==> flow/design.v (excerpt) <==
module alu_top(
    input             clk,
    input      [31:0] a_in,
    input      [31:0] b_in,
    input      [3:0]  aluc_in,
    output reg [31:0] r_out,
    output reg        zero_out,
    output reg        overflow_out
    );
    reg  [31:0] a_q, b_q;
    reg  [3:0]  aluc_q;
    wire [31:0] r;
    wire        zero, overflow;
    alu u_alu(.a(a_q), .b(b_q), .overflow(overflow), .zero(zero), .r(r), .aluc(aluc_q));
    always @(posedge clk) begin
        a_q          <= a_in;
        b_q          <= b_in;
        aluc_q       <= aluc_in;
        r_out        <= r;
        zero_out     <= zero;
        overflow_out <= overflow;
    end
endmodule
==> flow/config.mk <==
export PLATFORM = sky130hd
export DESIGN_NAME = alu_top
export DESIGN_NICKNAME = alu_top
export VERILOG_FILES = /design/flow/design.v
export SDC_FILE = /design/flow/constraint.sdc
export NUM_CORES = 4
export LEC_CHECK = 0
export CAP_MARGIN = 40
export CORE_MARGIN = 2
export CORE_UTILIZATION = 72
export CTS_CLUSTER_DIAMETER = 93
export CTS_CLUSTER_SIZE = 20
export PLACE_DENSITY = 0.8
export SLEW_MARGIN = 20
==> flow/constraint.sdc <==
create_clock -name core_clock -period 5.5 [get_ports {clk}]
set_input_delay 1.1000 -clock core_clock [delete_from_list [all_inputs] [get_ports {clk}]]
set_output_delay 1.1000 -clock core_clock [all_outputs]
set_load 0.01 [all_outputs]
run.sh (not shown) runs the stock make flow with config.mk's settings and CLKGATE_MAP_FILE=.
The starting point reached the layout checks and failed them: negative setup slack.
Change:
CAP_MARGIN = 20   (was 40)
CTS_CLUSTER_DIAMETER = 52   (was 93)
CTS_CLUSTER_SIZE = unset   (was 20)
PLACE_DENSITY = 0.4   (was 0.8)
clock period = 5.48 ns   (was 5.5 ns; I/O delays follow)
- Now the flow did not get past 5_1_grt
- synthesized cell count does not change
- die size does not change
- area after synthesis does not change
Change:
CAP_MARGIN = 40   (was 20)
CTS_CLUSTER_DIAMETER = 93   (was 52)
CTS_CLUSTER_SIZE = 20   (was unset)
clock period = 5.5 ns   (was 5.48 ns; I/O delays follow)
The changed run completed and failed the layout checks on negative setup slack. Synthesized cell count is unchanged. Die area does not change. Area after synthesis stays the same.
Change:
CAP_MARGIN = 20   (was 40)
CTS_CLUSTER_DIAMETER = 52   (was 93)
CTS_CLUSTER_SIZE = unset   (was 20)
PLACE_DENSITY = 0.37   (was 0.4)
clock period = 5.48 ns   (was 5.5 ns; I/O delays follow)
After rerunning: With this change the flow died in 5_1_grt on GRT-0232. Area after synthesis is unchanged. Die size stays the same. Synthesized cell count stays the same.
Change:
CORE_UTILIZATION = 40   (was 72)
CTS_CLUSTER_DIAMETER = unset   (was 52)
CTS_CLUSTER_SIZE = 100   (was unset)
PLACE_DENSITY = unset   (was 0.37)
TNS_END_PERCENT = 5   (was unset)
clock period = 6.0 ns   (was 5.48 ns; I/O delays follow)
The changed run passed the timing, design-rule and antenna checks.
Die area is higher by 77%.
Synthesized area stays the same.
Synthesized cell count does not change.

---

Setup of job 4762:
The RTL this note starts from:
==> flow/design.v <==
`timescale 1ns / 1ps
module alu_top(
    input             clk,
    input      [31:0] a_in,
    input      [31:0] b_in,
    input      [3:0]  aluc_in,
    output reg [31:0] r_out,
    output reg        zero_out,
    output reg        overflow_out
    );
    reg  [31:0] a_q, b_q;
    reg  [3:0]  aluc_q;
    wire [31:0] r;
    wire        zero, overflow;
    alu u_alu(.a(a_q), .b(b_q), .overflow(overflow), .zero(zero), .r(r), .aluc(aluc_q));
    always @(posedge clk) begin
        a_q          <= a_in;
        b_q          <= b_in;
        aluc_q       <= aluc_in;
        r_out        <= r;
        zero_out     <= zero;
        overflow_out <= overflow;
    end
endmodule

`timescale 1ns / 1ps
module alu(
    input [31:0]a,
    input [31:0]b,
    output overflow,
    output zero,
    output [31:0]r,
    input [3:0] aluc   
    );
    parameter Add    =    3'b000;     
    parameter Addu    =    3'b010;     
    parameter Sub    =     3'b001;     
    parameter Subu    =    3'b011;     
    parameter And    =    3'b100;     
    parameter Or    =    3'b101;     
    parameter Xor    =    3'b110;     
	 parameter Lui1    =    3'b111;     
	 wire signed [31:0] sa=a,sb=b;
	 reg [32:0]result;
always@(*)begin
        case(aluc)
            Addu: begin
                result=a+b;
            end
            Subu: begin
                result=a-b;
            end
            Add: begin
                result=sa+sb;
            end
            Sub: begin
                result=sa-sb;
            end
            And: begin
                result=a&b;
            end
            Or: begin
                result=a|b;
            end
            Xor: begin
                result=a^b;
            end
            Lui1: begin
				result = {b[15:0], 16'b0};
				end
            default:
                result=a+b;
        endcase
    end
    assign r=result[31:0];
    assign zero=(r==32'b0)?1:0;
    assign overflow=result[32];
endmodule
clock: 5.42 ns
lec_check: 0
cap_margin: 20
core_margin: 2
core_utilization: 72
cts_cluster_diameter: 51
cts_cluster_size: 58
place_density: 0.67
slew_margin: 20
Completing all stages was not enough for job 4762: its layout failed the final checks because of setup timing.
For job 8520, these inputs were changed with respect to job 4762:
Settings: CTS_CLUSTER_DIAMETER no longer set, was 51; CTS_CLUSTER_SIZE no longer set, was 58; PLACE_DENSITY no longer set, was 0.67; CORE_UTILIZATION now 66, was 72; the clock period (ns, I/O delays scaled along) now 4.88, was 5.42.
Findings:
- Delta (job 8520 minus job 4762): combinational cell fraction of total power increased 4.6 points; cell count increased 153.
- Job 8520: clock share of power 1.4 points below job 4762
- Although it ran to completion, job 4762 produced a layout that fails the final checks because of setup timing.
- Job 8520 finished all stages; layout check result: FAIL, due to setup timing.
- Core utilization: job 8520 higher than job 4762
- Job 8520 does worse than job 4762 on final critical-path required period.
#### Input delta (job 4206 over job 8520)
Settings: CORE_UTILIZATION now 72, was 66; PLACE_DENSITY now 0.66, previously not set; CTS_CLUSTER_DIAMETER now 62, previously not set; the clock period (ns, I/O delays scaled along) now 5.73, was 4.88.
Results
In the final reports, the cell area of job 4206 is smaller than that of job 8520. Job 4206: flow complete, layout not clean; failing: setup timing. Relative to job 8520, job 4206 improves worst setup slack. Lower final sum of negative setup slack was reported by job 8520, not job 4206. The register-to-register slack of job 4206 was superior to that of job 8520. Job 4206 ends up with a clock network power that is about 9% lower than in job 8520.
Edits applied to the flow inputs when going from job 4206 to job 893:
Settings: PLACE_DENSITY removed (was 0.66); CORE_UTILIZATION changed from 72 to 20; CTS_CLUSTER_DIAMETER removed (was 62).
- Taking job 4206 as the reference, in job 893 total wirelength of the detailed-routed design higher; first-pass GRT wire length higher; fraction of the mapped netlist area in simple logic gates roughly the same.
- Looking at critical path startpoint, the b_q[8]$_DFF_P_ result is from job 893; the b_q[10]$_DFF_P_ one comes from job 4206.
- Job 893 finished all stages; the layout is clean.
For job 7668, these inputs were changed with respect to job 893:
Settings: changing CORE_UTILIZATION from 20 to 67; setting CTS_CLUSTER_SIZE to 100 for the first time; setting TNS_END_PERCENT to 5 for the first time; changing the clock period (ns, I/O delays scaled along) from 5.73 to 6.0.
--- outcome ---
Relative contribution of the clock network to total power, job 7668 and job 893: smaller value in job 7668
Max freq job 893 -> job 7668: degraded
Per the comparison of job 7668 with job 893, longest individual stage delay on the worst path now sits lower; die area went down 69%.
Worst-case setup margin in the final layout (job 7668 over job 893): increase, 0.026 ns
Job 7668 ended up with a lower number of placement rows than job 893 did.
Core region area in job 7668 vs job 893: down about 70%
Diff job 893 -> job 7668: normalized max-slew margin went down, wire length of the first global-routing pass shrank by 2.7%.
### job 7668 -> job 2905
Settings: putting PLACE_DENSITY at 0.66 where nothing was set; clearing TNS_END_PERCENT, which used to be 5; clearing CTS_CLUSTER_SIZE, which used to be 100; swapping 67 for 72 in CORE_UTILIZATION; swapping 6.0 for 5.81 in the clock period (ns, I/O delays scaled along).
[summary]
Diff job 7668 -> job 2905 | number of cells on the critical path | increase of 3. Job 2905 ends up with higher setup violation total in the final timing report than job 7668 does. Job 2905 ends up with higher number of instances resized during post-cts repair than job 7668 does. Job 2905 completed end to end; final checks failed (setup timing).

---

// alu_top: RTL as listed in full above, without the edits since
Settings: LEC_CHECK=0, CAP_MARGIN=20, CORE_MARGIN=2, CORE_UTILIZATION=71, CTS_CLUSTER_SIZE=15, HOLD_SLACK_MARGIN=-0.1, PLACE_DENSITY_LB_ADDON=0.24, SETUP_SLACK_MARGIN=-0.41, SLEW_MARGIN=20; clock period 4.71 ns.
The baseline died in clock tree synthesis (4_1_cts).
Rerun with:
CTS_CLUSTER_SIZE = 58   (was 15)
HOLD_SLACK_MARGIN = unset   (was -0.1)
PLACE_DENSITY = 0.67   (was unset)
PLACE_DENSITY_LB_ADDON = unset   (was 0.24)
SETUP_SLACK_MARGIN = unset   (was -0.41)
clock period = 5.0 ns   (was 4.71 ns; I/O delays follow)
What happened: Now the flow did not get past global routing (5_1_grt); synthesized cell count does not change; area after synthesis stays the same; die area does not change.
Rerun with:
CORE_UTILIZATION = 72   (was 71)
CTS_CLUSTER_DIAMETER = 52   (was unset)
CTS_CLUSTER_SIZE = unset   (was 58)
PLACE_DENSITY = 0.37   (was 0.67)
clock period = 5.34 ns   (was 5.0 ns; I/O delays follow)
The changed run completed and failed the layout checks on negative setup slack.
Die area came out lower by 1.3%.
Synthesized area stays the same.
Synthesized cell count does not change.

---

RTL: the design.v shown in full above, as it stands there.
clock: 3.37 ns
lec_check: 0
abc_area: 1
cap_margin: 5
core_margin: 2
core_utilization: 71
cts_cluster_diameter: 279
cts_cluster_size: 95
place_density: 0.37
slew_margin: 20
The baseline died in clock tree synthesis (DPL-0038).
Next try:
Settings changed: ABC_AREA 1 to default, CAP_MARGIN 5 to 20, CORE_UTILIZATION 71 to 66, CTS_CLUSTER_DIAMETER 279 to 62, CTS_CLUSTER_SIZE 95 to default, PLACE_DENSITY 0.37 to default.
Clock period 3.37 ns to 4.88 ns, I/O delays scaled along.
The changed run completed and failed the layout checks on setup timing; die size is lower by 4.2%; synthesized cell count went down by 35%; synthesized area went down by about 11%.

---

## run A
RTL: the design.v shown in full above, as it stands there.
Settings: LEC_CHECK=0, ABC_AREA=1, CAP_MARGIN=20, CORE_MARGIN=2, CORE_UTILIZATION=64, SLEW_MARGIN=20; clock period 6.85 ns.
## Diff of input files: run B against run A
Settings: CTS_CLUSTER_DIAMETER now 105, previously not set; CTS_CLUSTER_SIZE now 72, previously not set; CORE_UTILIZATION now 72, was 64; the clock period (ns, I/O delays scaled along) now 3.5, was 6.85.
Findings:
Count of distinct cell types in the synthesized netlist essentially unchanged between run B and run A.
Run B failed in 4_1_cts with DPL-0033.
Run B ends up with lower number of placement rows than run A does.
In the reports for run B and run A, the larger area after detailed placement belongs to run B.
From run A to run B the numbers moved as follows: post-detailed-placement half-perimeter wirelength increased 1700 µm; fraction of the core area occupied by cells at floorplan increased 8.8 points; core outline area decreased about 12%; synthesized instance count essentially unchanged.
The die area of run B falls short of that of run A by 1800 µm².
Relative to run B, the following input files were edited for run C:
Settings: removing CTS_CLUSTER_SIZE (formerly 72); changing CORE_UTILIZATION from 72 to 40; removing ABC_AREA (formerly 1); removing CTS_CLUSTER_DIAMETER (formerly 105); changing the clock period (ns, I/O delays scaled along) from 3.5 to 6.0.
Findings:
- A dominant non-sequential cell family after synthesis of AND-OR/OR-AND gates is what run C shows, while simple AND/OR/NAND/NOR gates belongs to run B.
- Run C ended with more multiplexer fraction of the synthesized cell area than run B.
- Run C vs run B — number of distinct standard cells referenced by the synthesized netlist rose 47.
- Run C vs run B — yosys stat cell total dropped about 35%.
- Delta (run C minus run B): cell count after synthesis went down; simple-gate share of the synthesized area fell by 21 points.
- In the summary table, run B is marked failed, with error DPL-0033 raised in 4_1_cts.
- The final layout from run C, which completed every stage, passed the timing, design-rule and antenna checks at the end of the flow.
Inputs modified between run C and run D:
Settings: an added PLACE_DENSITY_LB_ADDON of 0.1; an added CORE_ASPECT_RATIO of 0.5; an added TNS_END_PERCENT of 5; a change of CORE_UTILIZATION from 40 to 58; an added ABC_AREA of 0; a change of CORE_MARGIN from 2 to 9; an added CTS_CLUSTER_DIAMETER of 232; an added CTS_CLUSTER_SIZE of 100; an added SETUP_SLACK_MARGIN of 1.58.
### Flow results
- Diff run D..run C | iteration tally of the first detailed-router pass | unchanged
- Run D vs run C — overall power consumption climbed slightly
- The number of standard cells in the final layout excluding fillers in run D is 0.946 times that in run C.
- On insertion delay at the late pin of the worst-skew pair, run C and run D are basically level.
- Summary of the comparison: signed area change from the synthesized netlist to the final layout is higher in run D, relative to run C.
- [diff] fmax, run D relative to run C: improvement
### run D -> run E
Settings: an added PLACE_DENSITY of 0.92; a change of SETUP_SLACK_MARGIN from 1.58 to -0.35; a deleted PLACE_DENSITY_LB_ADDON that had been 0.1.
## What came out
- Run E ran in full, but the layout does not pass; the checks complain about negative setup slack.
- A worst setup path startpoint of b_q[9]$_DFF_P_ is what run D shows, while b_q[1]$_DFF_P_ belongs to run E.
- Going from run D to run E, wire length has decreased, largest vdd supply drop down about 8%.
- Run E vs run D, via-per-instance ratio went down by about 0.7%.
Input changes introduced in run F (baseline for comparison: run E):
Settings: PLACE_DENSITY: 0.92 -> unset; SETUP_SLACK_MARGIN: -0.35 -> unset.
==> comparison <==
Run F went all the way through synthesis, placement and routing and the layout is clean on timing, DRC and antenna. Run E finished all stages; however, its layout fails the closing checks, the failures being negative setup slack. Compared with run E, run F shows maximum frequency higher by about 3%. Worst slew slack as a fraction of its limit (lower): run E. Higher clock group share of total power among run F and run E: run F. Going from run E to run F, tightest hold margin saw a decrease; met2 usage in global routing higher. There was hardly any difference in synthesized cell count between run F and run E.

---

== wip/sierra ==
Starts from the design.v that is shown in full above.
make LEC_CHECK=0 CAP_MARGIN=0 CORE_MARGIN=2 CORE_UTILIZATION=72 CTS_CLUSTER_DIAMETER=51 CTS_CLUSTER_SIZE=37 PLACE_DENSITY=0.67 SLEW_MARGIN=20 finish   # period 5.42 ns
Status wip/sierra: flow complete, layout not clean - setup timing
Input changes introduced in wip/ember (baseline for comparison: wip/sierra):
Settings: CTS_CLUSTER_SIZE changed from 37 to 24; CAP_MARGIN changed from 0 to 40.
[summary]
Worst path setup slack after routing: wip/sierra vs wip/ember identical. Comparing wip/ember against wip/sierra, there is no change at all in starting density of the core. wip/ember -> stages 100% | layout checks FAIL | setup timing. wip/sierra -> wip/ember: core area delta 0, exact match. There was hardly any difference in worst hold slack after final layout between wip/sierra and wip/ember. Die footprint: wip/ember vs wip/sierra identical. wip/sierra -> wip/ember: register area share after synthesis delta 0, exact match. wip/ember -> wip/sierra: overall via count from detail_route delta 0, exact match.
The following lists how wip/zinc was set up differently from wip/ember:
Settings: changing CTS_CLUSTER_DIAMETER from 51 to 62; changing CTS_CLUSTER_SIZE from 24 to 20; changing PLACE_DENSITY from 0.67 to 0.66; changing the clock period (ns, I/O delays scaled along) from 5.42 to 5.38.
Findings:
- Each of wip/zinc and wip/ember falls short of a clean finish.
- The flow for wip/zinc finished, though final verification flagged setup timing.
- Comparing wip/zinc and wip/ember, power share of the sequential group is lower on wip/zinc.
- Non-clock buffer count in wip/zinc is about 4% above wip/ember.
- wip/zinc vs wip/ember — signed area change from the synthesized netlist to the final layout rose 1.6 points.
- Headroom to the max-slew limit (higher): wip/zinc
- Combinational cell fraction of total power ended up 0.9 points higher on wip/zinc than on wip/ember.
- In wip/zinc relative to wip/ember, cell count of the worst reg-to-reg path had gone up by more than 10%.
- On setup slack of the critical path after layout, the higher figure sits with wip/ember, not wip/zinc.

---

RTL: the design.v shown in full above, as it stands there.
Settings: LEC_CHECK=0, CAP_MARGIN=20, CORE_MARGIN=2, CORE_UTILIZATION=58, MIN_ROUTING_LAYER=met1, PLACE_DENSITY_LB_ADDON=0.19, SLEW_MARGIN=40; clock period 5.34 ns.
The baseline finished but failed the layout checks on negative setup slack.
Change:
Settings changed: CORE_UTILIZATION 58 to 40, CTS_CLUSTER_SIZE set to 98, MIN_ROUTING_LAYER met1 to unset, PLACE_DENSITY_LB_ADDON 0.19 to unset, SLEW_MARGIN 40 to 20, TNS_END_PERCENT set to 5.
Clock period 5.34 ns to 6.0 ns, I/O delays scaled along.
Outcome: Now the flow ran to the end with no violations. Worst setup slack improved by 0.37 ns. Total power goes down by 16%. Clock-buffer cell count goes up by 1. Synthesized cell count does not change. Synthesized area stays the same. Worst hold slack got worse by 0.022 ns.
Power and IR drop assume default switching activity.
